==> flow/design.v <==
module positive_edge_detector(
	clk,
	in,
	out
);
input clk;
input in;
output reg out;
reg in_delay;
always @ (posedge clk)
begin
	in_delay <= in;
end
always @ (posedge clk)
begin
	out <= in & ~in_delay;
end
endmodule
module data_reg #(
        parameter APB_DW = 8
)
(
        clk,
        rst,
        i_load,
        i_data,
        o_data
);
input                           clk;
input                           rst;
input                           i_load;
input [APB_DW - 1 : 0]          i_data;
output reg [APB_DW - 1 : 0]     o_data;
always @ (posedge clk, negedge rst)
begin
        if (rst == 1'b0) begin
                o_data <= 0;
        end else
        begin
                if(i_load == 1'b1) begin
                        o_data <= i_data;
                end
        end
end
endmodule
module demux #(
        parameter RATIO = 4,
        parameter logRATIO = 2
)
( 
        i_load, 
        i_load_sel, 
        o_load
);
input                   i_load;
input   [logRATIO-1:0]  i_load_sel;
output  [RATIO-1:0]     o_load; 
genvar i;
generate 
        for (i = 0; i < RATIO; i = i + 1) begin : demux_out 
                assign o_load[i] = i_load_sel == i ? i_load : 1'b0;
        end
endgenerate
endmodule
module hwdata_mux #(
        parameter AHB_DW = 32,
        parameter APB_DW = 8,
        parameter RATIO = 4,
        parameter logRATIO = 2
)
(
        in,
        sel,
        out
);
input [AHB_DW - 1 : 0]          in;
input [logRATIO - 1 : 0]        sel;
output [APB_DW - 1 : 0]         out;
wire [APB_DW - 1 : 0] in_partial [RATIO - 1 : 0];
genvar i;
generate
        for (i = 0; i < RATIO; i = i + 1) begin : mux_inputs
                assign in_partial[i] = in [(i + 1)*APB_DW - 1 : i*APB_DW];
        end
endgenerate
assign out = in_partial[sel];
endmodule
module hrdata_reg  #(
        parameter AHB_DW = 32,
        parameter APB_DW = 8
) 
(
        clk,
        rst,
        i_PRDATA,
        i_load,
        o_HRDATA
);
localparam RATIO = AHB_DW / APB_DW;
input                   clk;
input                   rst;
input [APB_DW - 1 : 0]  i_PRDATA;
input [RATIO - 1 : 0]   i_load;
output [AHB_DW - 1 : 0] o_HRDATA;
genvar i;
generate
        for (i = 0; i < RATIO; i = i + 1) begin : regs
                data_reg #(
                        .APB_DW(APB_DW)
                )
                r_data (
                        .clk(clk),
                        .rst(rst),
                        .i_load(i_load[i]),
                        .i_data(i_PRDATA),
                        .o_data(o_HRDATA[((i+1)*APB_DW - 1): i*APB_DW])
                );
        end
endgenerate
endmodule
module fifo_memory #(
        parameter AHB_AW = 32,
        parameter AHB_DW = 32,
        parameter FIFO_SIZE = 8
)
(
        clk,
        rst_n,
        i_haddr,
        i_hwdata,
        i_hsize,
        o_haddr,
        o_hwdata,
        o_hsize,
        o_fifo_full,
        o_fifo_empty,
        i_write,
        i_read
);
localparam FIFO_WIDTH = AHB_AW + AHB_DW + 3;
localparam logSIZE = clog2(FIFO_SIZE);
input                   clk;
input                   rst_n;
input [AHB_AW - 1 : 0]  i_haddr;
input [AHB_DW - 1 : 0]  i_hwdata;
input [2 : 0]           i_hsize;
input                   i_write;
input                   i_read;
output [AHB_AW - 1 : 0] o_haddr;
output [AHB_DW - 1 : 0] o_hwdata;
output [2 : 0]          o_hsize;
output reg              o_fifo_full;
output reg              o_fifo_empty;
reg [logSIZE : 0]               r_ptr_r;                                 
reg [logSIZE : 0]               w_ptr_r;                                 
reg [AHB_AW - 1 : 0]            fifo_mem_haddr_r [FIFO_SIZE - 1 : 0];    
reg [AHB_DW - 1 : 0]            fifo_mem_hwdata_r [FIFO_SIZE - 1 : 0];   
reg [2 : 0]                     fifo_mem_hsize_r [FIFO_SIZE - 1 : 0];    
wire    fifo_we_w;               
wire    fifo_re_w;               
wire    fifo_msb_comp_w;         
wire    pointer_equal_w;         
function integer clog2 (input integer n); 
integer j; 
begin 
        if(n > 1) begin
                n = n - 1;
                for (j = 0; n > 0; j = j + 1)        
                        n = n >> 1;
                clog2 = j;
        end else
        begin
                clog2 = 1;
        end
end
endfunction
assign fifo_msb_comp_w = w_ptr_r[logSIZE] ^ r_ptr_r[logSIZE];
assign fifo_we_w = (~o_fifo_full) & i_write;
assign fifo_re_w = (~o_fifo_empty) & i_read;
assign pointer_equal_w = (w_ptr_r[logSIZE - 1 : 0] - r_ptr_r [logSIZE - 1 : 0]) ? 1'b0 : 1'b1;
always @ (*)
begin
        o_fifo_full = fifo_msb_comp_w & pointer_equal_w;
        o_fifo_empty = (~fifo_msb_comp_w) & pointer_equal_w;
end 
always @ (posedge clk)
begin
        if(fifo_we_w) begin
                fifo_mem_haddr_r[w_ptr_r[logSIZE - 1 : 0]] <= i_haddr;
                fifo_mem_hwdata_r[w_ptr_r[logSIZE - 1 : 0]] <= i_hwdata;
                fifo_mem_hsize_r[w_ptr_r[logSIZE - 1 : 0]] <= i_hsize;
        end
end
assign o_haddr = fifo_mem_haddr_r[r_ptr_r[logSIZE - 1 : 0]];
assign o_hwdata = fifo_mem_hwdata_r[r_ptr_r[logSIZE - 1 : 0]];
assign o_hsize = fifo_mem_hsize_r[r_ptr_r[logSIZE - 1 : 0]];
always @ (posedge clk, negedge rst_n)
begin
        if (rst_n == 1'b0) begin
                r_ptr_r <= 0;
        end else
        begin
                if(fifo_re_w) begin
                        r_ptr_r <= r_ptr_r + 1'b1;
                end
        end
end
always @ (posedge clk, negedge rst_n)
begin
        if (rst_n == 1'b0) begin
                w_ptr_r <= 0;
        end else
        begin
                if(fifo_we_w) begin
                        w_ptr_r <= w_ptr_r + 1'b1;
                end
        end
end
endmodule
module internal_logic #(
        parameter AHB_AW = 32,
        parameter AHB_DW = 32
)
(
        hclk,
        rst_n,
        i_haddr_read,
        i_haddr_write,
        i_hsize_read,
        i_hsize_write,
        i_hready,
        o_haddr,
        o_hsize,
        i_fifo_empty,
        i_read_transfer,
        o_start_transfer
);
input hclk;
input rst_n;
input [AHB_AW - 1 : 0]  i_haddr_read;
input [AHB_AW - 1 : 0]  i_haddr_write;
input [2:0]             i_hsize_read;
input [2:0]             i_hsize_write;
input                   i_hready;
output [AHB_AW - 1 : 0] o_haddr;
output [2:0]            o_hsize;
input                   i_fifo_empty;
input                   i_read_transfer;
output                  o_start_transfer;
wire                    w_start_read_transfer;
wire                    w_start_write_transfer;
wire                    w_fifo_not_empty_detector;
wire                    w_start_read_transfer_detector;
wire                    w_start_write_transfer_detector;
reg                     r_hready_delay;
assign o_haddr = i_fifo_empty ? i_haddr_read : i_haddr_write;
assign o_hsize = i_fifo_empty ? i_hsize_read : i_hsize_write;
assign w_start_read_transfer = i_read_transfer & i_fifo_empty;
assign w_start_write_transfer = (r_hready_delay & (~i_fifo_empty)) | w_fifo_not_empty_detector;
always @ (posedge hclk)
begin
        r_hready_delay <= i_hready;
end
assign o_start_transfer = w_start_read_transfer_detector | w_start_write_transfer_detector;  
positive_edge_detector START_READ_TRANSFER(
        .clk(hclk),
        .in(w_start_read_transfer),
        .out(w_start_read_transfer_detector)
);
positive_edge_detector START_WRITE_TRANSFER(
        .clk(hclk),
        .in(w_start_write_transfer),
        .out(w_start_write_transfer_detector)
);
positive_edge_detector FIFO_NOT_EMPTY_DETECTOR(
        .clk(hclk),
        .in(~i_fifo_empty),
        .out(w_fifo_not_empty_detector)
);
endmodule
module ahb
#(
	parameter AHB_AW = 32,
	parameter AHB_DW = 32,
        parameter APB_DW = 8
)
(
	HCLK,				 
	HRESETn,			 
	i_HADDR,			 
	o_HADDR,			 
	i_HWRITE,			 
	i_HSIZE,			 
	o_HSIZE,			 
	o_HREADY,			 
	i_HREADY,			 
	i_HSEL,			         
	o_start_read_transfer, 	         
        o_start_write_transfer,          
        i_fifo_full,                     
        i_fifo_empty,                    
	i_HRESP,			 
	o_HRESP,			 
	i_HRDATA,		         
	o_HRDATA			 
);
input                   HCLK;
input                   HRESETn;
input [(AHB_AW-1):0]    i_HADDR;
input [2:0]             i_HSIZE;
input                   i_HWRITE;
input                   i_HREADY;
input                   i_HSEL;
input [(AHB_DW-1):0]    i_HRDATA;
input                   i_HRESP;
input                   i_fifo_full;
input                   i_fifo_empty;
output reg [(AHB_AW-1):0] o_HADDR;
output reg [2:0] o_HSIZE;
output reg o_start_read_transfer;
output reg o_start_write_transfer;
output reg o_HREADY;
output reg[(AHB_DW-1):0] o_HRDATA;
output o_HRESP;
localparam [1:0]
AHB_IDLE = 2'b00,
AHB_READ = 2'b01,
AHB_WRITE = 2'b10;
reg [1:0] r_current_state;
reg [1:0] r_next_state;
always @ (posedge HCLK, negedge HRESETn)
begin
	if(HRESETn == 0) begin
		r_current_state <= AHB_IDLE;
	end else
	begin
		r_current_state <= r_next_state;
	end
end
always @ (*)
begin
	r_next_state = r_current_state;
	case(r_current_state)
		AHB_IDLE: begin
			if (i_HSEL == 1'b1) begin 
				if (i_HWRITE == 1'b1) begin
                                        r_next_state = AHB_WRITE;
                                end else
                                begin
                                        r_next_state = AHB_READ;
                                end
			end
                end
		AHB_READ: begin
			if(i_HREADY == 1'b1 && i_fifo_empty == 1'b1) begin
                                if (i_HSEL == 1'b1) begin
                                        if (i_HWRITE == 1'b1) begin
                                                r_next_state = AHB_WRITE;
                                        end
                                end else
                                begin
                                        r_next_state = AHB_IDLE;
                                end
			end
		end
                AHB_WRITE: begin
                        if (i_fifo_full == 1'b0) begin
                                if (i_HSEL == 1'b0) begin
                                        r_next_state = AHB_IDLE;
                                end else
                                begin
                                        if (i_HWRITE == 1'b0) begin
                                                r_next_state = AHB_READ;
                                        end
                                end
                        end
                end
		default: begin
			r_next_state = AHB_IDLE;
		end
	endcase
end
always @ (*)
begin
	case(r_current_state)
		AHB_IDLE: begin
			o_start_read_transfer = 1'b0;
			o_HREADY = 1'b1;
                        o_start_write_transfer = 1'b0;
		end
		AHB_READ: begin
			o_HREADY = 1'b0;
			o_start_read_transfer = 1'b1;
                        o_start_write_transfer = 1'b0;
		end
                AHB_WRITE: begin
                        o_start_read_transfer = 1'b0;
                        o_start_write_transfer = 1'b1;
                        if (i_fifo_full == 1'b1) begin
                                o_HREADY = 1'b0;
                        end else
                        begin
                                o_HREADY = 1'b1;
                        end
                end
		default: begin
			o_start_read_transfer = 1'b0;
			o_HREADY = 1'b1;
                        o_start_write_transfer = 1'b0;
		end
	endcase
end
always @ (posedge HCLK, negedge HRESETn)
begin
        if(HRESETn == 1'b0) begin
		o_HADDR <= 0;
		o_HSIZE <= 0;
	end else
	begin
                if (o_HREADY == 1'b1 && i_HSEL == 1'b1) begin
                        o_HADDR <= i_HADDR;
			o_HSIZE <= i_HSIZE;
                end
	end
end
assign o_HRESP = i_HRESP;
always @ (*)
begin
        if(o_HSIZE < APB_DW) begin
                case(APB_DW)
			16: begin
                                if (o_HADDR[0] == 1'b1) begin
                                        o_HRDATA = {i_HRDATA[7:0],i_HRDATA[AHB_DW - 1 : 8]};
                                end else
                                begin
                                        o_HRDATA = i_HRDATA;
                                end
                        end
                        32: begin
                                case (o_HADDR[1:0])
                                        2'b00: begin
                                                o_HRDATA = i_HRDATA;
                                        end
                                        2'b01: begin
                                                o_HRDATA = {i_HRDATA[7:0],i_HRDATA[AHB_DW - 1 : 8]};
                                        end
                                        2'b10: begin
                                                o_HRDATA = {i_HRDATA[15:0],i_HRDATA[AHB_DW - 1 : 16]};
                                        end
                                        2'b11: begin
                                                o_HRDATA = {i_HRDATA[23:0],i_HRDATA[AHB_DW - 1 : 24]};
                                        end
                                        default: begin
                                                o_HRDATA = i_HADDR;
                                        end
                                endcase
                        end
                        default: begin
                                o_HRDATA = i_HRDATA;
                        end
                endcase
        end else
        begin
                o_HRDATA = i_HRDATA;
        end
end
endmodule
module apb
#(
        parameter AHB_AW = 32,
        parameter APB_AW = 32,
        parameter AHB_DW = 32,
        parameter APB_DW = 8
)
(
        PCLK,                    
        PRESETn,                 
        i_HADDR,                 
        i_HSIZE,                 
        i_HWDATA,                
        o_HRESP,                 
        o_HREADY,                
        i_start_transfer,        
        o_load,                  
        i_fifo_empty,            
        o_PADDR,                 
        o_PSEL,                  
        o_PENABLE,               
        o_PWRITE,                
        o_PWDATA,                
        i_PREADY,                
        i_PSLVERR                
);
localparam APB_DW_B = APB_DW / 8;        
localparam RATIO = AHB_DW / APB_DW;      
localparam logRATIO = clog2(RATIO);       
input [(AHB_AW-1):0]    i_HADDR;
input [2:0]             i_HSIZE;
input [AHB_DW - 1 : 0]  i_HWDATA;
input                   i_start_transfer;
output [RATIO - 1 : 0]  o_load;
input                   i_fifo_empty;
output o_HREADY;
output o_HRESP;
input PCLK;
input PRESETn;
input i_PREADY;
input i_PSLVERR;
output reg[(APB_AW-1):0] o_PADDR;
output reg o_PWRITE;
output reg o_PSEL;
output reg o_PENABLE;
output [(APB_DW - 1) : 0] o_PWDATA;
reg [7:0] r_cnt;
reg [7:0] r_hsize_byte_decoded;
reg [(logRATIO - 1):0] r_load_sel;
reg hready;
localparam [1:0]
APB_IDLE = 2'b00,
APB_SETUP = 2'b01,
APB_ACCESS = 2'b10;
reg [1:0] r_current_state;
reg [1:0] r_next_state;
function integer clog2 (input integer n); 
integer j; 
begin 
        if(n > 1) begin
                n = n - 1;
                for (j = 0; n > 0; j = j + 1)        
                        n = n >> 1;
                clog2 = j;
        end else
        begin
                clog2 = 1;
        end
end
endfunction
always @ (posedge PCLK, negedge PRESETn)
begin
        if(PRESETn == 0) begin
                r_current_state <= APB_IDLE;
        end else
        begin
                r_current_state <= r_next_state;
        end
end
always @ (*)
begin
        r_next_state = r_current_state;
        case(r_current_state)
                APB_IDLE: begin
                        if(i_start_transfer == 1'b1) begin
                                r_next_state = APB_SETUP;
                        end
                end
                APB_SETUP: begin
                        r_next_state = APB_ACCESS;
                end
                APB_ACCESS: begin
                        if(i_PREADY == 1'b1) begin
                                if(r_cnt == 0) begin
                                        r_next_state = APB_IDLE;
                                end else
                                begin
                                        r_next_state = APB_SETUP;
                                end
                        end
                end
                default: begin
                r_next_state = APB_IDLE;
                end
        endcase
end
always @ (*)
begin
        case(r_current_state)
                APB_IDLE: begin
                        hready = 1'b1;
                        o_PSEL = 1'b0;
                        o_PENABLE = 1'b0;
                end
                APB_SETUP: begin
                        hready = 1'b0;
                        o_PSEL = 1'b1;
                        o_PENABLE = 1'b0;
                end
                APB_ACCESS: begin
                        hready = 1'b0;
                        o_PSEL = 1'b1;
                        o_PENABLE = 1'b1;
                end
                default: begin
                        hready = 1'b1;
                        o_PSEL = 1'b0;
                        o_PENABLE = 1'b0;
                end
        endcase
end
always @ (*)
begin
        case(i_HSIZE)
                3'b000: begin
                        r_hsize_byte_decoded = 1;
                end
                3'b001: begin
                        r_hsize_byte_decoded = 2;
                end
                3'b010: begin
                        r_hsize_byte_decoded = 4;
                end
                3'b011: begin
                        r_hsize_byte_decoded = 8;
                end
                3'b100: begin
                        r_hsize_byte_decoded = 16;
                end
                3'b101: begin
                        r_hsize_byte_decoded = 32;
                end
                3'b110: begin
                        r_hsize_byte_decoded = 64;
                end
                3'b111: begin
                        r_hsize_byte_decoded = 128;
                end
                default: begin
                        r_hsize_byte_decoded = 4;
                end
        endcase
end
always @ (posedge PCLK, negedge PRESETn)
begin
        if(PRESETn == 1'b0) begin
                r_cnt <= 0;
                r_load_sel <= 0;
        end else
        begin
                case(r_current_state) 
                        APB_IDLE: begin
                                r_load_sel <= 0;
                                if(r_hsize_byte_decoded > APB_DW_B) begin
                                        r_cnt <= r_hsize_byte_decoded;
                                end else
                                begin
                                        r_cnt <= APB_DW_B;
                                end
                        end
                        APB_SETUP: begin
                                r_cnt <= r_cnt - APB_DW_B;
                        end
                        APB_ACCESS: begin
                                if (i_PREADY == 1'b1 && r_cnt > 0) begin
                                        r_load_sel <= r_load_sel + 1'b1;
                                end
                        end
                endcase
        end
end
always @ (posedge PCLK)
begin
        if (i_fifo_empty == 1'b1) begin
                o_PWRITE <= 1'b0;
        end else
        begin
                o_PWRITE <= 1'b1;
        end
end
always @ (posedge PCLK, negedge PRESETn)
begin
        if(PRESETn == 1'b0) begin
                o_PADDR <= 0;
        end else
        begin
                case(r_current_state)
                        APB_IDLE: begin
                                o_PADDR <= i_HADDR;  
                                case (APB_DW_B)
                                        2: begin
                                                o_PADDR [0] <= 1'b0;
                                        end
                                        4: begin
                                                o_PADDR [1:0] <= 2'b0;
                                        end
                                endcase
                        end
                        APB_ACCESS: begin
                                if (i_PREADY == 1'b1) begin
                                        o_PADDR <= o_PADDR + APB_DW_B;
                                end
                        end
                endcase
        end
end
assign o_HRESP = i_PSLVERR;
generate
        if(RATIO > 1) begin
                hwdata_mux #(
                        .AHB_DW(AHB_DW),
                        .APB_DW(APB_DW),
                        .RATIO(RATIO),
                        .logRATIO(logRATIO)
                )
                HWDATA_MUX(
                        .in(i_HWDATA),
                        .sel(r_load_sel),
                        .out(o_PWDATA)
                );
        end else
        begin
                assign o_PWDATA = i_HWDATA;
        end
endgenerate
demux #(
        .RATIO(RATIO),
        .logRATIO(logRATIO)
)
load_demux(
        .i_load(i_PREADY),
        .i_load_sel(r_load_sel),
        .o_load(o_load)
);
positive_edge_detector hready_detector(
        .clk(PCLK),
        .in(hready),
        .out(o_HREADY)
);
endmodule
module ahb_to_apb_bridge
#(
        parameter AHB_AW = 32,
        parameter APB_AW = 32,
        parameter AHB_DW = 32,
        parameter APB_DW = 8,
        parameter FIFO_SIZE = 8
)
(
        HCLK,        
        HRESETn,     
        HADDR,       
        HSIZE,       
        HWDATA,      
        HWRITE,      
        HRDATA,      
        HREADY,      
        HRESP,       
        HSELAPB,     
        PADDR,       
        PSEL,        
        PENABLE,     
        PWRITE,      
        PWDATA,      
        PRDATA,      
        PREADY,      
        PSLVERR      
);
localparam RATIO = AHB_DW / APB_DW;
input                   HCLK;
input                   HRESETn;
input [(AHB_AW-1):0]    HADDR;
input [2:0]             HSIZE;
input [(AHB_DW-1):0]    HWDATA;
input                   HWRITE;
input                   HSELAPB;
output [(AHB_DW-1):0]   HRDATA;
output                  HREADY;
output                  HRESP;
input [(APB_DW-1):0]    PRDATA;
input                   PREADY;
input                   PSLVERR;
output [(APB_AW-1):0]   PADDR;
output                  PSEL;
output                  PENABLE;
output                  PWRITE;
output [(APB_DW-1):0]   PWDATA;
wire                    w_hwrite_ahb_to_apb;
wire [AHB_DW - 1 : 0]   w_hrdata_apb_to_ahb;
wire [AHB_AW - 1 : 0]   w_haddr;
wire [2:0]              w_hsize;
wire                    w_hready;
wire                    w_fifo_empty;
wire                    w_fifo_full;
wire [AHB_DW - 1 : 0]   w_hrdata_hrdata_r_to_ahb;
wire                    w_hresp_apb_to_ahb;
wire                    w_read_transfer_ahb_to_internal_logic;
wire                    w_write_transfer_ahb_to_fifo;
wire [AHB_AW - 1 : 0]   w_haddr_fifo_to_internal_logic;
wire [AHB_DW - 1 : 0]   w_hwdata_fifo_to_apb;
wire [2:0]              w_hsize_fifo_to_internal_logic;
wire [AHB_AW - 1 : 0]   w_haddr_internal_logic_to_apb;
wire [2:0]              w_hsize_internal_logic_to_apb;
wire                    w_start_transfer_internal_logic_to_apb;
wire [RATIO - 1 : 0]    w_load_apb_to_hrdata_r;
ahb #(
        .AHB_AW(AHB_AW),
        .AHB_DW(AHB_DW),
        .APB_DW(APB_DW))
AHB (
        .HCLK(HCLK),
        .HRESETn(HRESETn),
        .i_HADDR(HADDR),
        .o_HADDR(w_haddr),
        .i_HSIZE(HSIZE),
        .o_HSIZE(w_hsize),
        .i_HWRITE(HWRITE),
        .i_HRDATA(w_hrdata_hrdata_r_to_ahb),
        .o_HRDATA(HRDATA),
        .i_HREADY(w_hready),
        .o_HREADY(HREADY),
        .i_HRESP(w_hresp_apb_to_ahb),
        .o_HRESP(HRESP),
        .i_HSEL(HSELAPB),
        .o_start_read_transfer(w_read_transfer_ahb_to_internal_logic),
        .o_start_write_transfer(w_write_transfer_ahb_to_fifo),
        .i_fifo_full(w_fifo_full),
        .i_fifo_empty(w_fifo_empty)
);
fifo_memory #(
        .AHB_AW(AHB_AW),
        .AHB_DW(AHB_DW),
        .FIFO_SIZE(FIFO_SIZE))
FIFO_MEMORY(
        .clk(HCLK),
        .rst_n(HRESETn),
        .i_haddr(w_haddr),
        .i_hwdata(HWDATA),
        .i_hsize(w_hsize),
        .o_haddr(w_haddr_fifo_to_internal_logic),
        .o_hwdata(w_hwdata_fifo_to_apb),
        .o_hsize(w_hsize_fifo_to_internal_logic),
        .o_fifo_full(w_fifo_full),
        .o_fifo_empty(w_fifo_empty),
        .i_write(w_write_transfer_ahb_to_fifo),
        .i_read(w_hready)
);
internal_logic #(
        .AHB_AW(AHB_AW),
        .AHB_DW(AHB_DW))
INTERNAL_LOGIC(
        .hclk(HCLK),
        .rst_n(HRESETn),
        .i_haddr_read(w_haddr),
        .i_haddr_write(w_haddr_fifo_to_internal_logic),
        .i_hsize_read(w_hsize),
        .i_hsize_write(w_hsize_fifo_to_internal_logic),
        .i_hready(w_hready),
        .o_haddr(w_haddr_internal_logic_to_apb),
        .o_hsize(w_hsize_internal_logic_to_apb),
        .i_fifo_empty(w_fifo_empty),
        .i_read_transfer(w_read_transfer_ahb_to_internal_logic),
        .o_start_transfer(w_start_transfer_internal_logic_to_apb)
); 
hrdata_reg #(
        .AHB_DW(AHB_DW),
        .APB_DW(APB_DW))
HRDATA_REG (
        .clk(HCLK),
        .rst(HRESETn),
        .i_PRDATA(PRDATA),
        .i_load(w_load_apb_to_hrdata_r),
        .o_HRDATA(w_hrdata_hrdata_r_to_ahb)
);
apb #(
        .AHB_AW(AHB_AW),
        .APB_AW(APB_AW),
        .AHB_DW(AHB_DW),
        .APB_DW(APB_DW))
APB (
        .PCLK(HCLK),                         
        .PRESETn(HRESETn),                   
        .i_HADDR(w_haddr_internal_logic_to_apb),             
        .i_HSIZE(w_hsize_internal_logic_to_apb),            
        .i_HWDATA(w_hwdata_fifo_to_apb),          
        .o_HRESP(w_hresp_apb_to_ahb),            
        .o_HREADY(w_hready),          
        .i_start_transfer(w_start_transfer_internal_logic_to_apb),    
        .i_fifo_empty(w_fifo_empty),
        .o_PADDR(PADDR),                       
        .o_PENABLE(PENABLE),                   
        .o_PSEL(PSEL),                         
        .i_PREADY(PREADY),                     
        .o_PWRITE(PWRITE),                     
        .i_PSLVERR(PSLVERR),                   
        .o_PWDATA(PWDATA),                     
        .o_load(w_load_apb_to_hrdata_r)
);
endmodule
==> flow/run.sh <==
#!/bin/bash
# the make line also repeats each setting of config.mk as NAME=value (left out here)
make -C /OpenROAD-flow-scripts/flow DESIGN_CONFIG=/design/flow/config.mk WORK_HOME=/design/flow/orfs CLKGATE_MAP_FILE= finish
==> flow/config.mk <==
export PLATFORM = sky130hd
export DESIGN_NAME = ahb_to_apb_bridge
export DESIGN_NICKNAME = ahb_to_apb_bridge
export VERILOG_FILES = /design/flow/design.v
export SDC_FILE = /design/flow/constraint.sdc
export NUM_CORES = 4
export LEC_CHECK = 0
export CAP_MARGIN = 20
export CORE_MARGIN = 2
export CORE_UTILIZATION = 72
export SLEW_MARGIN = 20
==> flow/constraint.sdc <==
create_clock -name core_clock -period 4.9 [get_ports {HCLK}]
set_input_delay 0.9800 -clock core_clock [delete_from_list [all_inputs] [get_ports {HCLK}]]
set_output_delay 0.9800 -clock core_clock [all_outputs]
set_load 0.01 [all_outputs]
==> CHANGELOG.md, run 1 <==
## Implementation

- Outcome: no timing/DRC/antenna violations
- Synth Flop Type: edfxtp_1
- Port Buffers: 155
- Synth Seq Share: 72.3%
- Chip Area, Yosys: 0.0268 sq mm
- CTS Buf Count: about 66
- Reg clk slew, reported paths: 0.06 ns
- Buf+Inv Stages, Crit Path: 2
- Row cnt: about 70
- DRC Markers: 0
- Largest net degree at the start of global routing: 71
- WP depth: 6
- Sequential power share: 50.1%
- Drt via density: 6.84
- FP Core Util: about 73%
- Cell Type Count: 66
- Rel. slew slack: between 20% and 30%
- Post-DRT Antenna Nets: 0
- Fin. max-slew vios: 0
- Synth top cell by count: edfxtp_1
- Post-synth top cells: edfxtp_1, mux4_2, dfrtp_1
- First-pass GRT wire length: 91300 microns
- PostCTS Resize Cnt: 0
- Crit path cell chain: buf_4, mux4_2, mux2_2, a222oi_1, mux2i_1, clkdlybuf4s50_1
- Final core occ: 84.7%
- Logic cell area: approximately 0.0070 sq mm
- Reg2reg start: FIFO_MEMORY.r_ptr_r[1]
- PwrDens: 441 mW/mm^2
- Clk root buf: clkbuf_16
- Hold buffers post-CTS: 0
- Tmin final: 4.59 ns
- Vias in the first global route: 15100
- Comb power frac: 14.0%
- Count of library flops with an enable pin: 536
- Period utilization: between 90% and 100%
- FF+latch area: slightly below 0.02 sq mm
- Seq group: 6.85 mW
- I/O pins: roughly 160
- Worst path max stage delay: 0.89 ns
- Routed len/inst: 28.4 microns
- Final worst slack: 0.305 ns
- Yosys cell count: 1418
- Critical Path RT: roughly 3.9 ns
- Crit Path Max Fanout: 51
- Max cap viols: 0
- F_max: 218 MHz
- Cells after synthesis: between 1000 and 1500
- Global routing's busiest layer: met2
- CP Launch Type: flip-flop
- Log Warnings: 34
- NumNets Final: between 1500 and 2000
- Worst Hold End: APB.hready_detector.out
- Cell Area, Synth: between 0.02 and 0.03 sq mm
- Top logic family: multiplexers
- DP HPWL: 32000 microns
- Clock power share: 35.9%
- Gr usage total: 32.4%
- Internal: between 10 and 15 mW
- Net Count, Synth: 1511
- Crit Path Class: flip-flop to output pin
- Adder Share, Synth: less than 1%
- Worst Hold Depth: 1
- Worst slew pin tran: 1.06 ns
- Sw frac: around a quarter
- Die area: 0.0388 sq mm
- RSZ-0062 raised after global routing: no
- Area fraction in mux cells: 16.6%
- Final Hold Violation Tally: 0
- Clk. pwr: 4.91 mW
- Crit path max-delay cell type: dfrtp_4
- Worst reg-to-reg setup slack: about 0.9 ns
- Async set or reset register ratio after synthesis: a little under a fifth
- Core area: 0.0366 sq mm
- Crit end category: output pin
- Top cells by area: edfxtp_1, dfrtp_1, mux4_2, mux2_2, mux2_4
- H-tree depth: 3
- Yosys simple share: 3.95%
- RR Endpoint: FIFO_MEMORY.fifo_mem_haddr_r[0][25]
- Met3 Usage GRT: 5.61%
- XOR-XNOR Cells, Area Fraction: 1.27%
- Die width: slightly below 200 microns
- Setup violations, final: 0
- Sw Pwr: 3.42 mW
- P_comb: 1.91 mW
- Routability cong.: around 0.84
- Met1 Resource Use GR: 45.5%
- Clk buf depth: 3
- Clk_skew: 0.0278 ns
- Clk latency late pin: 0.61 ns
- Detailed-route via count: 14500
- Layout area overhead: 15.8%
- Die Y: just under 200 microns
- Max VDD drop: 0.383 mV
- Syn_area_per_cell: approximately 19 sq um
- Max-area cell share: 60.1%
- Worst R2R Path Depth: 8
- AND-OR/OR-AND Cells, Area Fraction: under 10%
- FILL cells: 1584
- Ys Warns: 7
- Worst EP arrival: 3.61 ns
- GR Overflow Total: 0
- Top pwr grp: sequential cells
- Crit path from: FIFO_MEMORY.r_ptr_r[1]
- Setup crit end: PWDATA[4]
- Drt first pass iters: 5
- Clock Sinks: 668
- Synth area leader: edfxtp_1
- Initial antenna violation count: 1
- Met2 Use GR: 52.8%
- Synth flops: 668
- Family with the most delay on the worst path: flip-flops
- TritonCTS clock tree: done
- Static Leak: 10.2 nW
- Postcts setup bufs: 0
- Pre-CTS WS: 0.950 ns
- Worst Hold Class: flip-flop to flip-flop
- Hold_sp: APB.hready_detector.in_delay
- Final WL: 60300 microns
- Drt first-iter violations: between 1500 and 2000
[per-layer routing]
layer  routed length (microns)  part of all wire (%)
met4                      1630                   2.7
met2                     30500                    51
met3                      5220                   8.7
met1                     22900                    38
met5                         0                     0
[final cells by class]
type	count	area share, %
Clock inverter	42	1.09
Clock buffer	80	5.66
Tap cell	468	1.89
Sequential cell	668	62.4
Antenna cell	1	0.00807
Multi-Input combinational cell	661	22.7
Timing Repair Buffer	186	6.03
Inverter	13	0.165
[metrics by stage]
step / instances / area (sq um) / setup TNS [ns] / total power [mW] / hold WS, ns
6_report: 2119 / 31000 / 0 / 13.7 / 0.395
5_1_grt: 2118 / 31000 / 0 / 14.0 / 0.404
4_1_cts: 2118 / 31000 / 0 / 13.7 / 0.396
3_5_place_dp: 1996 / 28900 / 0 / 8.84 / 0.379
3_3_place_gp: 1996 / 28900 / 0 / 8.77 / 0.372
2_1_floorplan: 1418 / 26800 / -160.78 / 7.80 / 0.367
==> inputs of run 2 (changes only) <==
- ABC_AREA: default -> 1
- CAP_MARGIN: 20 -> 30
- CELL_PAD_IN_SITES_GLOBAL_PLACEMENT: default -> 2
- CORE_ASPECT_RATIO: default -> 1.44
- CORE_MARGIN: 2 -> 3
- CORE_UTILIZATION: 72 -> 49
- CTS_CLUSTER_DIAMETER: default -> 42
- CTS_CLUSTER_SIZE: default -> 29
- MAX_ROUTING_LAYER: default -> met4
- PLACE_DENSITY_LB_ADDON: default -> 0.26
- SETUP_SLACK_MARGIN: default -> 0.74
- SLEW_MARGIN: 20 -> 10
- clock period: 4.9 -> 7.14 ns (I/O delays scaled with it)
==> run 2 against run 1 <==
  * Design area increased by 4.6%
  * Largest power group unchanged
  * Critical endpoint is now PWDATA[3]
  * Via count increased by 33%
  * Routed wire length increased by 24%
  * Critical path depth increased by 4
  * Largest cell class unchanged
==> CHANGELOG.md, run 2 <==
## Implementation

- Global routing's busiest layer: met2
- Worst R2R Path Depth: 10
- Hold_sp: APB.hready_detector.in_delay
- TritonCTS clock tree: done
- Clock power share: 24.8%
- Final core occ: 57.6%
- Drt first pass iters: 5
- XOR-XNOR Cells, Area Fraction: 0.410%
- Crit Path Class: flip-flop to output pin
- Outcome: no timing/DRC/antenna violations
- Worst EP arrival: a little under 4 ns
- Worst Hold Class: flip-flop to flip-flop
- Top cells by area: edfxtp_1, dfrtp_1, nand2_1, nor2_1, o21ai_0
- Ys Warns: 7
- Cell Area, Placed: 0.0303 sq mm
- Drt via density: approximately 5.5
- Setup violations, final: 0
- Worst path max stage delay: around 0.87 ns
- DRC Markers: 0
- Clk root buf: clkbuf_16
- Synth Flop Type: edfxtp_1
- Comb power frac: 34.7%
- H-tree depth: 2
- Met3 Usage GRT: 2.86%
- Clk. pwr: about 3.3 mW
- Reg2reg start: FIFO_MEMORY.r_ptr_r[1]
- Postcts setup bufs: 0
- Final instance area: around 0.032 sq mm
- Period utilization: 74.7%
- PwrDens: 414 mW/mm^2
- I/O pins: between 150 and 200
- Final WL: roughly 75000 microns
- Port Buffers: 155
- Cells after synthesis: 2573
- Max VDD drop: just under 0.3 mV
- Clk buf depth: 3
- N_diodes: 0
- Met1 Resource Use GR: between 30% and 40%
- Die width: 206 microns
- Sw frac: about two fifths
- Worst slew pin tran: roughly 1 ns
- Reg clk slew, reported paths: 0.07 ns
- Yosys cell count: 2573
- CTS Buf Count: between 50 and 60
- Die Y: 293 microns
- PostCTS Resize Cnt: 0
- Sequential power share: 40.4%
- Log Warnings: 33
- Drt first-iter violations: 1493
- Cell Area, Synth: 0.0281 sq mm
- Clk_skew: 0.0289 ns
- Die area: 0.0603 sq mm
- Max-area cell share: 57.3%
- Crit Path Max Fanout: 87
- Adder Share, Synth: less than 1%
- Post-DRT Antenna Nets: 0
- Worst Hold Depth: 1
- Static Leak: between 10 and 15 nW
- Critical Path RT: 5.71 ns
- Hold buffers post-CTS: 0
- Rel. slew slack: between 30% and 40%
- DP HPWL: 44200 microns
- Cell mode on critical path: nor2_1
- Met2 Use GR: 44.6%
- Fin. max-slew vios: 0
- Post-synth top cells: nand2_1, edfxtp_1, nor2_1
- FP Core Util: 49.9%
- Synth area leader: edfxtp_1
- F_max: 188 MHz
- RSZ-0062 raised after global routing: no
- Setup crit end: PWDATA[3]
- Synth flops: 668
- GR Overflow Total: 0
- Internal: 8.13 mW
- Count of library flops with an enable pin: 536
- Crit end category: output pin
- Syn_area_per_cell: around 11 sq um
- Routability cong.: 0.852
- Row cnt: 104
- Top logic family: simple AND/OR/NAND/NOR gates
- FILL cells: 4731
- Routed len/inst: 21.5 microns
- Initial antenna violation count: 0
- Max cap viols: 0
- Synth top cell by count: nand2_1
- Net Count, Synth: 2666
- Final Hold Violation Tally: 0
- Worst Hold End: APB.hready_detector.out
- Buf+Inv Stages, Crit Path: 2
- NumNets Final: 2780
- Worst reg-to-reg setup slack: 2.98 ns
- Yosys simple share: 17.0%
- Setup TNS: 0 ns
- Area fraction in mux cells: 0.107%
- Clk latency late pin: about 0.63 ns
- Crit path cell chain: buf_4, nor2_1, nor2_1, o21ai_0, o211ai_1, o211ai_1, nand2_1, nor2_1, nor2_1, clkdlybuf4s50_1
- Crit path max-delay cell type: dfrtp_4
- Chip Area, Yosys: 0.0281 sq mm
- Synth Seq Share: 68.9%
- Async set or reset register ratio after synthesis: 18.4%
- Largest net degree at the start of global routing: 130
- Cell Type Count: 44
- Tmin final: 5.33 ns
- First-pass GRT wire length: approximately 110000 microns
- Detailed-route via count: 19200
- Top pwr grp: sequential cells
- Crit path from: FIFO_MEMORY.r_ptr_r[0]
- CP Launch Type: flip-flop
- Layout area overhead: 15.4%
- Family with the most delay on the worst path: buffers and inverters
- Clock Sinks: 668
- WP depth: 10
- P_comb: 4.66 mW
- Sw Pwr: 5.30 mW
- RR Endpoint: FIFO_MEMORY.fifo_mem_hwdata_r[1][5]
- Gr usage total: 25.7%
- Seq group: 5.43 mW
- Core area: 0.0563 sq mm
- AND-OR/OR-AND Cells, Area Fraction: 9.18%
- Vias in the first global route: 19300
==> run 2: area by class of cell <==
| class | instances | area (sq um) | share of cell area (%) |
|---|---|---|---|
| repair buffers | 188 | 1910 | 5.88 |
| clock inverters | 47 | 519 | 1.60 |
| multi-input cells | 1660 | 7730 | 23.8 |
| clock buffers | 65 | 1560 | 4.81 |
| inverters | 110 | 418 | 1.29 |
| well taps | 742 | 928 | 2.86 |
| flip-flops and latches | 668 | 19400 | 59.7 |
==> run 2: per-stage QoR <==
stage	power [mW]	instances	setup WS [ns]	hold WS [ns]
6_report	13.4	3480	1.81	0.385
3_5_place_dp	10.2	3366	2.47	0.376
2_1_floorplan	8.30	2573	1.80	0.351
5_1_grt	14.3	3480	1.56	0.394
4_1_cts	13.5	3478	1.78	0.386
3_3_place_gp	10.1	3365	2.48	0.377
==> run 2: per-layer routing <==
layer | share of wire, % | up-vias
met1 | 40 | 9446
met5 | 0 | -
met3 | 4.2 | 136
met4 | 3.6 | 0
li1 | - | 9136
met2 | 52 | 505
==> inputs of run 3 (changes only) <==
- CAP_MARGIN: 30 -> 0
- CELL_PAD_IN_SITES_GLOBAL_PLACEMENT: 2 -> 0
- CORE_ASPECT_RATIO: 1.44 -> 0.87
- CORE_MARGIN: 3 -> 2
- CORE_UTILIZATION: 49 -> 72
- CTS_CLUSTER_DIAMETER: 42 -> 60
- HOLD_SLACK_MARGIN: default -> -0.09
- PLACE_DENSITY: default -> 0.4
- PLACE_DENSITY_LB_ADDON: 0.26 -> default
- SETUP_SLACK_MARGIN: 0.74 -> -0.28
- SLEW_MARGIN: 10 -> 20
- clock period: 7.14 -> 2.9 ns (I/O delays scaled with it)
==> run 3 against run 2 <==
  * Now fails the layout checks on negative setup slack
  * Design area up 0.51%
  * Register-to-register slack got worse by 3.1 ns
  * Via count increased by 9.5%
  * Clock power up 77%
  * Worst setup slack worse by 2.2 ns
  * Sequential power grew 140%
  * Die area decreased by 33%
  * Global-route usage up 13 points
  * Routed wire length grew 2.2%
  * Cell count decreased by 5.5%
  * Sequential share of layout area decreased by 0.31 points
  * Total power grew 140%
  * Critical endpoint is now PWDATA[6]
  * Largest cell class unchanged
==> CHANGELOG.md, run 3 <==
## Implementation

- Clock power share: 18.1%
- Synth Flop Type: edfxtp_1
- Cell Area, Synth: 0.0281 sq mm
- Chip Area, Yosys: 0.0281 sq mm
- Buf+Inv Stages, Crit Path: 3
- Port Buffers: around 160
- Crit Path Max Fanout: 28
- Rel. slew slack: 23.0%
- DP HPWL: 48300 microns
- DRC Markers: 0
- Area fraction in mux cells: 0.107%
- Setup crit end: PWDATA[6]
- Vias in the first global route: between 20000 and 25000
- TritonCTS clock tree: done
- Sequential power share: between 40 and 50%
- Crit path max-delay cell type: dfrtp_4
- F_max: roughly 310 MHz
- Worst slew pin tran: 1.15 ns
- P_comb: 13.4 mW
- Clk. pwr: 5.90 mW
- Drt first-iter violations: 3250
- Worst path max stage delay: 0.59 ns
- Hold buffers post-CTS: 0
- Crit end category: output pin
- Critical Path RT: 2.32 ns
- Gr usage total: 38.9%
- Crit path cell chain: buf_6, buf_16, o21ai_0, o22ai_1, o211ai_1, nand2_1, nor2_4, nor2_1, buf_2
- Die width: 216 microns
- Max VDD drop: about 0.9 mV
- Clk buf depth: 3
- Clk_skew: approximately 0.028 ns
- Final core occ: between 80% and 90%
- Drt via density: between 6 and 7
- Final WL: 76500 microns
- Log Warnings: roughly 40
- Row cnt: 67
- Cells after synthesis: roughly 2600
- RSZ-0062 raised after global routing: yes
- Drt first pass iters: 7
- Top logic family: simple AND/OR/NAND/NOR gates
- Async set or reset register ratio after synthesis: 18.4%
- Crit path from: FIFO_MEMORY.r_ptr_r[0]
- Pre-CTS WS: -0.0986 ns
- Clock Sinks: around 670
- Post-DRT Antenna Nets: 0
- CTS Buf Count: 37
- Cell Type Count: 44
- Top pwr grp: combinational logic
- Net Count, Synth: 2666
- Sw Pwr: 13.4 mW
- Final Hold Violation Tally: 0
- Reg clk slew, reported paths: 0.10 ns
- Detailed-route via count: 21000
- Tmin final: 3.25 ns
- Setup TNS: -12.51 ns
- Yosys simple share: 17.0%
- Initial antenna violation count: 0
- Synth top cell by count: nand2_1
- Worst R2R Path Depth: 14
- Adder Share, Synth: 0.534%
- Top cells by area: edfxtp_1, dfrtp_1, nand2_1, nor2_1, o21ai_0
- Die area: 0.0406 sq mm
- Ys Warns: 7
- Reg2reg start: FIFO_MEMORY.r_ptr_r[0]
- Syn_area_per_cell: 10.9 sq um
- Family with the most delay on the worst path: AND-OR/OR-AND gates
- RR Endpoint: FIFO_MEMORY.fifo_mem_hwdata_r[2][14]
- Final instance area: 0.0326 sq mm
- Clk root buf: clkbuf_16
- Yosys cell count: 2573
- First-pass GRT wire length: 116000 microns
- N_diodes: 0
- GR Overflow Total: 0
- Cell Area, Placed: 0.0311 sq mm
- AND-OR/OR-AND Cells, Area Fraction: 9.18%
- Worst Hold Class: input pin to async pin
- Setup violations, final: 148
- WP depth: 9
- I/O pins: 158
- Power Total: roughly 33 mW
- Die Y: 188 microns
- Outcome: complete, but fails checks
- PwrDens: 1000 mW/mm^2
- Static Leak: 12.3 nW
- Clk latency late pin: a little under 0.6 ns
- Final worst slack: -0.347 ns
- FP Core Util: 73.0%
- Post-synth top cells: nand2_1, edfxtp_1, nor2_1
- Crit Path Class: flip-flop to output pin
- Fin. max-slew vios: 0
- Period utilization: 112%
- Comb power frac: between 40% and 50%
- CP Launch Type: flip-flop
- Routability cong.: 0.944
- Worst reg-to-reg setup slack: -0.15 ns
- Routed len/inst: about 23 microns
- H-tree depth: 2
- Core area: approximately 0.038 sq mm
- Layout area overhead: 16.0%
- Count of library flops with an enable pin: 536
- Largest net degree at the start of global routing: 145
- Internal: 19.2 mW
- XOR-XNOR Cells, Area Fraction: 0.410%
- FILL cells: 1924
- Worst EP arrival: 2.67 ns
- Synth area leader: edfxtp_1
- Max cap viols: 0
- Layout Check Fails: negative setup slack
- Max-area cell share: 57.3%
- Synth Seq Share: 68.9%
- NumNets Final: 2842
- Seq group: approximately 13 mW
- Synth flops: 668
- Sw frac: 41.0%
==> run 3: layer usage <==
metal	routed length [microns]	global-route usage (%)	vias up
li1	-	-	9244
met1	28400	55.0	9982
met2	36200	58.7	1575
met3	9160	5.84	243
met4	2780	14.1	0
met5	0	-	-
==> run 3: final cells by class <==
cell class / instances / area [sq um] / area share, %
sequential: 668 / 19400 / 59.4
multi-input combinational: 1660 / 7850 / 24.1
timing repair buffer: 272 / 3080 / 9.45
clock buffer: 40 / 937 / 2.87
tap: 517 / 647 / 1.98
inverter: 110 / 429 / 1.32
clock inverter: 22 / 285 / 0.875
==> run 3: timing repair <==
action,CTS,global route
endpoints found under the setup margin,9,9
cloned,2,1
resized,63,30
buffers inserted,6,6
pin swaps,20,23
==> run 3: per-stage QoR <==
step / hold WS (ns) / std cells
final: 0.134 / 3289
after CTS: 0.168 / 3287
after floorplan: 0.284 / 2573
after global routing: 0.199 / 3289
after global placement: 0.373 / 3218
after detailed placement: 0.375 / 3218
==> inputs of run 4 (changes only) <==
- CAP_MARGIN: 0 -> 30
- CELL_PAD_IN_SITES_DETAIL_PLACEMENT: default -> 1
- CELL_PAD_IN_SITES_GLOBAL_PLACEMENT: 0 -> 2
- CORE_ASPECT_RATIO: 0.87 -> 1.07
- CORE_MARGIN: 2 -> 3
- CORE_UTILIZATION: 72 -> 49
- CTS_CLUSTER_DIAMETER: 60 -> 42
- HOLD_SLACK_MARGIN: -0.09 -> default
- MAX_ROUTING_LAYER: met4 -> met5
- PLACE_DENSITY: 0.4 -> default
- PLACE_DENSITY_LB_ADDON: default -> 0.26
- SETUP_SLACK_MARGIN: -0.28 -> 0.74
- SLEW_MARGIN: 20 -> 10
- clock period: 2.9 -> 7.14 ns (I/O delays scaled with it)
==> run 4 against run 3 <==
  * Now clean on timing, DRC and antenna
  * Synthesized area stayed put
  * Global-route usage is 11 points lower
  * Clock power is 26% lower
  * Sequential power is 59% lower
  * Critical endpoint is now PWDATA[0]
  * Largest power group is now sequential cells
==> CHANGELOG.md, run 4 <==
## Implementation

- Met2 Use GR: 48.5%
- XOR-XNOR Cells, Area Fraction: 0.410%
- Drt first-iter violations: ~1600
- GR Overflow Total: 0
- Crit path from: FIFO_MEMORY.r_ptr_r[0]
- Syn_area_per_cell: 10.9 sq um
- Adder Share, Synth: 0.534%
- Worst Hold Depth: 1
- H-tree depth: 3
- Worst Hold Class: flip-flop to flip-flop
- RR Endpoint: FIFO_MEMORY.fifo_mem_hwdata_r[4][7]
- Final core occ: approximately three fifths
- TritonCTS clock tree: done
- Worst path max stage delay: 0.84 ns
- Reg2reg start: FIFO_MEMORY.r_ptr_r[0]
- Setup violations, final: 0
- Met3 Usage GRT: 3.46%
- Max-area cell share: 57.3%
- AND-OR/OR-AND Cells, Area Fraction: 9.18%
- DRC Markers: 0
- Crit Path Class: flip-flop to output pin
- Hold_sp: APB.hready_detector.in_delay
- Max cap viols: 0
- Routability cong.: 0.789
- WP depth: 10
- Power Total: 14.7 mW
- Tmin final: 5.65 ns
- Drt via density: 5.80
- CTS Buf Count: 87
- Post-DRT Antenna Nets: 0
- I/O pins: around 160
- Cells after synthesis: between 2000 and 3000
- Synth flops: 668
- Net Count, Synth: 2666
- Crit path cell chain: buf_4, nor2_1, nor2_1, o21ai_0, o211ai_1, nand3_1, nand3_1, nand2_1, o21ai_1, clkdlybuf4s50_1
- Largest net degree at the start of global routing: 98
- Worst Hold End: APB.hready_detector.out
- Seq group: between 5 and 6 mW
- Initial antenna violation count: 1
- Async set or reset register ratio after synthesis: 18.4%
- Top logic family: simple AND/OR/NAND/NOR gates
- Reg clk slew, reported paths: roughly 0.070 ns
- Sw frac: about two fifths
- PwrDens: 442 mW/mm^2
- Static Leak: 12.5 nW
- Comb power frac: 33.1%
- Worst EP arrival: between 4 and 5 ns
- Top cells by area: edfxtp_1, dfrtp_1, nand2_1, nor2_1, o21ai_0
- Setup TNS: 0 ns
- Sequential power share: 37.4%
- Yosys cell count: 2573
- Layout Cells excl Fill: 3528
- Final worst slack: 1.49 ns
- Top pwr grp: sequential cells
- Max VDD drop: 0.273 mV
- Die area: roughly 0.06 sq mm
- Die width: 238 microns
- Clk_skew: 0.0245 ns
- Clk root buf: clkbuf_16
- DP HPWL: 49700 microns
- Cell Type Count: 44
- Die Y: roughly 250 microns
- Placed cell count: approximately 3400
- Final Hold Violation Tally: 0
- Row cnt: 90
- Synth top cell by count: nand2_1
- Synth Flop Type: edfxtp_1
- Chip Area, Yosys: 0.0281 sq mm
- Met1 Resource Use GR: 37.3%
- Critical Path RT: 5.71 ns
- Outcome: no timing/DRC/antenna violations
- CP Launch Type: flip-flop
- Detailed-route via count: 20500
- Worst reg-to-reg setup slack: about 2.5 ns
- Worst R2R Path Depth: 10
- Log Warnings: 31
- Global routing's busiest layer: met2
- Layout area overhead: 18.6%
- Routed len/inst: 23.8 microns
- Clock Sinks: 668
- Yosys simple share: around 17%
- Clk latency late pin: between 0.6 and 0.7 ns
- Internal: about 8.9 mW
- Core area: about 0.057 sq mm
- Buf+Inv Stages, Crit Path: 2
- Setup crit end: PWDATA[0]
- Gr usage total: 28.0%
- Vias in the first global route: 21700
- Clk buf depth: 3
- Synth area leader: edfxtp_1
- Cell Area, Synth: 0.0281 sq mm
- Clk. pwr: 4.35 mW
- Hold buffers post-CTS: 0
- P_comb: 4.87 mW
- Drt first pass iters: 5
- FP Core Util: between 40% and 50%
- Port Buffers: about 160
- Area fraction in mux cells: 0.107%
- Pre-CTS WS: 2.31 ns
- First-pass GRT wire length: 129000 microns
- NumNets Final: 2812
- Sw Pwr: approximately 6 mW
- Fin. max-slew vios: 0
- Period utilization: 79.1%
- Postcts setup bufs: 0
- Crit end category: output pin
- Synth Seq Share: 68.9%
- Rel. slew slack: between 30% and 40%
- Family with the most delay on the worst path: buffers and inverters
- Ys Warns: 7
- Final WL: around 84000 microns
- Crit Path Max Fanout: 87
- Worst slew pin tran: 1.04 ns
- Clock power share: between 20% and 30%
- PostCTS Resize Cnt: 0
- RSZ-0062 raised after global routing: no
- Crit path max-delay cell type: dfrtp_4
- Post-synth top cells: nand2_1, edfxtp_1, nor2_1
- Count of library flops with an enable pin: 536
- F_max: 177 MHz
## run 4: layout make-up
class | count | area [sq um]
Clock inverter | 61 | 593
Inverter | 110 | 418
Timing Repair Buffer | 192 | 1970
Tap cell | 736 | 921
Multi-Input combinational cell | 1660 | 7730
Fill cell | 5891 | 23200
Antenna cell | 1 | 2.50
Clock buffer | 100 | 2310
Sequential cell | 668 | 19400
## run 4: per-layer routing
metal	up-vias	routed length, microns
met3	133	4260
li1	9242	-
met4	0	1770
met1	10500	35200
met5	-	0
met2	617	42700
## run 4: metrics by stage
step | cell area, sq um | hold WS (ns)
2_1_floorplan | 28100 | 0.351
3_3_place_gp | 30300 | 0.375
3_5_place_dp | 30400 | 0.376
4_1_cts | 33300 | 0.383
5_1_grt | 33300 | 0.388
6_report | 33300 | 0.382
==> inputs of run 5 (changes only) <==
- ABC_AREA: 1 -> 0
- CAP_MARGIN: 30 -> 20
- CELL_PAD_IN_SITES_DETAIL_PLACEMENT: 1 -> 0
- CELL_PAD_IN_SITES_GLOBAL_PLACEMENT: 2 -> default
- CORE_ASPECT_RATIO: 1.07 -> default
- CORE_MARGIN: 3 -> 2
- CORE_UTILIZATION: 49 -> 16
- CTS_CLUSTER_DIAMETER: 42 -> default
- CTS_CLUSTER_SIZE: 29 -> 75
- MAX_ROUTING_LAYER: met5 -> default
- PLACE_DENSITY_LB_ADDON: 0.26 -> 0.01
- SETUP_SLACK_MARGIN: 0.74 -> default
- SLEW_MARGIN: 10 -> 0
- clock period: 7.14 -> 3.19 ns (I/O delays scaled with it)
==> run 5 against run 4 <==
  * The layout now fails its checks (negative setup slack)
  * Clock-buffer cell count is 28 higher
  * Core utilization shrank 37 points
  * Critical path depth decreased by 3
  * Routed wire length grew 12%
  * First-iteration DRC count shrank 54%
  * Critical endpoint is now PWDATA[5]
  * Largest cell class unchanged
==> CHANGELOG.md, run 5 <==
## Implementation

- Max VDD drop: 0.329 mV
- Routability cong.: 0.669
- Die width: slightly above 400 microns
- WP depth: 7
- Crit Path Max Fanout: 6
- Drt via density: 3.60
- Core area: approximately 0.17 sq mm
- Period utilization: 125%
- Syn_area_per_cell: 18.9 sq um
- Crit end category: output pin
- Port Buffers: 155
- Pre-CTS WS: -0.663 ns
- Sw frac: 26.3%
- F_max: ~250 MHz
- Synth top cell by count: edfxtp_1
- Synth Flop Type: edfxtp_1
- Final WL: 94000 microns
- Final instance area: between 0.03 and 0.04 sq mm
- Cells after synthesis: 1418
- FP Core Util: 16.1%
- First-pass GRT wire length: around 130000 microns
- Static Leak: between 10 and 15 nW
- I/O pins: 158
- RR Endpoint: FIFO_MEMORY.fifo_mem_haddr_r[1][23]
- Top cells by area: edfxtp_1, dfrtp_1, mux4_2, mux2_2, mux2_4
- Yosys cell count: between 1000 and 1500
- Adder Share, Synth: less than 1%
- Chip Area, Yosys: 0.0268 sq mm
- Drt first-iter violations: 753
- Comb power frac: 13.6%
- Worst Hold End: INTERNAL_LOGIC.START_WRITE_TRANSFER.out
- Critical Path RT: 2.55 ns
- Outcome: complete, but fails checks
- Clock power share: 42.7%
- FILL cells: 17500
- Die area: roughly 0.17 sq mm
- Worst slew pin tran: 0.859 ns
- Post-DRT Antenna Nets: 0
- NumNets Final: 1877
- GR Overflow Total: 0
- Hold_sp: INTERNAL_LOGIC.START_WRITE_TRANSFER.in_delay
- Crit Path Class: flip-flop to output pin
- Setup violations, final: 9
- Clk_skew: 0.0213 ns
- Internal: 17.9 mW
- Worst Hold Class: flip-flop to flip-flop
- Max cap viols: 0
- Largest net degree at the start of global routing: 56
- Synth Seq Share: around 72%
- Synth area leader: edfxtp_1
- XOR-XNOR Cells, Area Fraction: 1.27%
- Routed len/inst: 23.1 microns
- Area fraction in mux cells: 16.6%
- Fin. max-slew vios: 0
- Clock Sinks: 668
- Sw Pwr: 6.38 mW
- Synth flops: 668
- Drt first pass iters: 5
- Log Warnings: 34
- Tmin final: 3.97 ns
- DP HPWL: approximately 61000 microns
- Initial antenna violation count: 4
- Clk. pwr: 10.4 mW
- Net Count, Synth: 1511
- Crit path from: FIFO_MEMORY.r_ptr_r[0]
- Crit path cell chain: buf_12, mux4_2, mux2_4, a222oi_1, buf_4, mux2i_4, buf_6
- Vias in the first global route: 16000
- Row cnt: 150
- Worst Hold Depth: 1
- TritonCTS clock tree: done
- Cell Type Count: 66
- FF+latch area: 0.0194 sq mm
- DRC Markers: 0
- CTS Buf Count: 92
- Cell Area, Synth: 0.0268 sq mm
- H-tree depth: 3
- AND-OR/OR-AND Cells, Area Fraction: 3.69%
- Seq group: around 11 mW
- Final worst slack: -0.785 ns
- Async set or reset register ratio after synthesis: 18.4%
- Reg clk slew, reported paths: 0.06 ns
- PwrDens: 667 mW/mm^2
- Count of library flops with an enable pin: 536
- Detailed-route via count: 14600
- Logic cell area: 0.00718 sq mm
- Worst R2R Path Depth: 12
- Top pwr grp: sequential cells
- P_comb: 3.30 mW
- Yosys simple share: slightly below 4%
- Layout area overhead: 35.9%
- Die Y: 413 microns
- Ys Warns: 7
- Worst reg-to-reg setup slack: about 0.23 ns
- Top logic family: multiplexers
- Layout Check Fails: negative setup slack
- Gr usage total: 11.1%
- Setup crit end: PWDATA[5]
- Family with the most delay on the worst path: multiplexers
- Cell Area, Placed: 0.0329 sq mm
- Clk buf depth: 3
- Sequential power share: 43.7%
- Crit path max-delay cell type: a222oi_1
- Reg2reg start: FIFO_MEMORY.r_ptr_r[1]
- Max-area cell share: between 60% and 70%
- Final Hold Violation Tally: 0
- RSZ-0062 raised after global routing: yes
- Buf+Inv Stages, Crit Path: 3
- Rel. slew slack: 42.7%
- Worst EP arrival: 3.34 ns
- Worst path max stage delay: 0.77 ns
- Clk latency late pin: 0.69 ns
- CP Launch Type: flip-flop
- Clk root buf: clkbuf_16
- Post-synth top cells: edfxtp_1, mux4_2, dfrtp_1
## run 5: layer usage
metal  wire, microns  GRT usage [%]  vias up
li1                -              -     6483
met1           43900           14.9     7757
met2           44400           17.9      254
met3            3720           2.29      125
met4            1910           3.22        6
met5              36              0        -
## run 5: stage by stage
stage          instances  util (%)  setup TNS, ns  hold slack [ns]  power, mW
2_1_floorplan       1418         -         -90.20            0.342       12.0
3_3_place_gp        3865      19.7         -15.99            0.375       14.2
3_5_place_dp        3865      19.7         -23.78            0.377       14.2
4_1_cts             4061      21.8          -6.64            0.363       24.9
5_1_grt             4066      21.8          -6.97            0.375       25.5
6_report            4067      21.8          -5.39            0.365       24.3
## run 5: repair_timing
item / CTS / global route
hold endpoints to repair: 52 / 0
endpoints found under the setup margin: 362 / 9
pin swaps: 12 / 7
setup buffers: 22 / 8
gates cloned: 2 / 0
gates resized: 69 / 13
hold buffers: 1 / 0
## run 5: cell type report
| class | count | share of cell area (%) |
|---|---|---|
| Multi-Input combinational cell | 661 | 19.7 |
| Clock inverter | 44 | 1.38 |
| Sequential cell | 668 | 53.2 |
| Antenna cell | 1 | 0.00688 |
| Inverter | 13 | 0.155 |
| Tap cell | 2204 | 7.58 |
| Timing Repair Buffer | 348 | 11.0 |
| Clock buffer | 128 | 6.97 |
==> inputs of run 6 (changes only) <==
- ABC_AREA: 0 -> 1
- CAP_MARGIN: 20 -> 10
- CELL_PAD_IN_SITES_DETAIL_PLACEMENT: 0 -> 2
- CORE_UTILIZATION: 16 -> 40
- CTS_CLUSTER_DIAMETER: default -> 134
- CTS_CLUSTER_SIZE: 75 -> default
- GPL_TIMING_DRIVEN: default -> 1
- HOLD_SLACK_MARGIN: default -> 0.09
- MIN_ROUTING_LAYER: default -> met2
- PLACE_DENSITY_LB_ADDON: 0.01 -> default
- SLEW_MARGIN: 0 -> 25
- clock period: 3.19 -> 8.97 ns (I/O delays scaled with it)
==> run 6 against run 5 <==
  * Largest power group is now combinational logic
  * Design area down 9.6%
  * Critical endpoint is now PWDATA[0]
  * Global-route usage up 39 points
  * Now clean on timing, DRC and antenna
  * Synthesized cell count up 81%
==> CHANGELOG.md, run 6 <==
## Implementation

- Die area: a little over 0.07 sq mm
- Worst Hold Class: flip-flop to flip-flop
- Net Count, Synth: 2666
- Tmin final: 7.40 ns
- First-pass GRT wire length: around 180000 microns
- Final WL: between 100000 and 150000 microns
- FP Core Util: 40.3%
- Synth Seq Share: 68.9%
- Post-DRT Antenna Nets: 0
- Port Buffers: 155
- Reg clk slew, reported paths: 0.07 ns
- Hold buffers post-CTS: 0
- Critical Path RT: 7.18 ns
- Crit Path Max Fanout: 78
- H-tree depth: 3
- Hold_sp: INTERNAL_LOGIC.START_WRITE_TRANSFER.in_delay
- Crit Path Class: flip-flop to output pin
- Initial antenna violation count: 0
- Drt first-iter violations: 9423
- Synth area leader: edfxtp_1
- Final Hold Violation Tally: 0
- F_max: 135 MHz
- DRC Markers: 0
- PostCTS Resize Cnt: 0
- Worst EP arrival: approximately 5.6 ns
- Detailed-route via count: 30800
- Worst path max stage delay: 0.93 ns
- TritonCTS clock tree: done
- PwrDens: approximately 380 mW/mm^2
- Rel. slew slack: approximately 18%
- GR Overflow Total: 0
- DP HPWL: 64300 microns
- Cell Type Count: around 44
- Clock power share: 25.8%
- NumNets Final: approximately 2800
- Clock Sinks: 668
- Setup crit end: PWDATA[0]
- Layout area overhead: 17.1%
- Worst Hold Depth: 1
- CTS Buf Count: 72
- XOR-XNOR Cells, Area Fraction: less than 1%
- Clk root buf: clkbuf_16
- Buf+Inv Stages, Crit Path: 3
- Top cells by area: edfxtp_1, dfrtp_1, nand2_1, nor2_1, o21ai_0
- Sw frac: 45.6%
- Gr usage total: 50.2%
- Max VDD drop: 0.205 mV
- Ys Warns: 7
- Static Leak: 12.2 nW
- Synth Flop Type: edfxtp_1
- Die Y: 269 microns
- Largest net degree at the start of global routing: ~110
- P_comb: around 4.8 mW
- Worst reg-to-reg setup slack: 3.75 ns
- Crit path cell chain: buf_4, buf_4, nor2_1, nor2_1, o21ai_0, o211ai_1, nand3_1, nand3_1, nand2_1, o21ai_1, clkdlybuf4s50_1
- Cells after synthesis: around 2600
- Clk latency late pin: 0.68 ns
- FILL cells: 6903
- Clk buf depth: 3
- Outcome: no timing/DRC/antenna violations
- Routability cong.: 0.867
- Family with the most delay on the worst path: buffers and inverters
- Drt first pass iters: 17
- Count of library flops with an enable pin: 536
- Fin. max-slew vios: 0
- Internal: 6.82 mW
- Post-synth top cells: nand2_1, edfxtp_1, nor2_1
- Yosys simple share: 17.0%
- Drt via density: between 8 and 9
- RR Endpoint: FIFO_MEMORY.fifo_mem_hwdata_r[0][14]
- CP Launch Type: flip-flop
- Cell Area, Synth: 0.0281 sq mm
- Comb power frac: 38.1%
- Seq group: 4.52 mW
- Routed len/inst: 33.5 microns
- Worst R2R Path Depth: 11
- Yosys cell count: 2573
- Max cap viols: 0
- Row cnt: 97
- Sequential power share: 36.1%
- Clk_skew: 0.0564 ns
- Adder Share, Synth: 0.534%
- RSZ-0062 raised after global routing: no
- Crit end category: output pin
- Area fraction in mux cells: less than 1%
- Synth top cell by count: nand2_1
- Max-area cell share: between 50 and 60%
- Syn_area_per_cell: 10.9 sq um
- I/O pins: 158
- Final core occ: 47.2%
- Setup TNS: 0 ns
- Top pwr grp: combinational logic
- Postcts setup bufs: 0
- Core area: 0.0698 sq mm
- Setup violations, final: 0
- Worst Hold End: INTERNAL_LOGIC.START_WRITE_TRANSFER.out
- Power Total: 12.5 mW
- Clk. pwr: 3.24 mW
- Crit path from: FIFO_MEMORY.r_ptr_r[0]
- Period utilization: 82.5%
- Chip Area, Yosys: ~0.028 sq mm
- Async set or reset register ratio after synthesis: 18.4%
- Reg2reg start: FIFO_MEMORY.r_ptr_r[1]
- Crit path max-delay cell type: dfrtp_4
- Die width: 269 microns
- Log Warnings: 34
- Sw Pwr: 5.71 mW
- Vias in the first global route: 36200
- AND-OR/OR-AND Cells, Area Fraction: under 10%
- Synth flops: 668
- WP depth: 11
- Worst slew pin tran: 1.23 ns
- Top logic family: simple AND/OR/NAND/NOR gates
==> run 6: layout make-up <==
type	count	area [sq um]	area share, %
Sequential cell	668	19400	58.8
Multi-Input combinational cell	1660	7730	23.5
Clock buffer	100	2070	6.30
Timing Repair Buffer	186	1870	5.68
Tap cell	940	1180	3.57
Inverter	110	418	1.27
Clock inverter	31	249	0.757
Antenna cell	9	22.5	0.0684
==> run 6: stage by stage <==
stage,cells,hold slack [ns],worst slack (ns),instance area (sq um)
after floorplan,2573,0.351,1.82,28100
after global placement,3560,0.370,3.12,30500
after detailed placement,3561,0.379,2.93,30500
after CTS,3692,0.400,2.07,32800
after global routing,3695,0.418,1.59,32900
final,3704,0.401,1.57,32900
==> run 6: metal layers <==
layer  global-route usage (%)  vias to the layer above  routed length [microns]
li1                         -                     9128                        -
met1                        -                     9297                        0
met2                     59.9                    10300                    57800
met3                     58.8                     2008                    46100
met4                     21.5                       39                    19200
met5                     20.7                        -                     1040
No activity file was given, so power comes from the tool's default toggle rates.
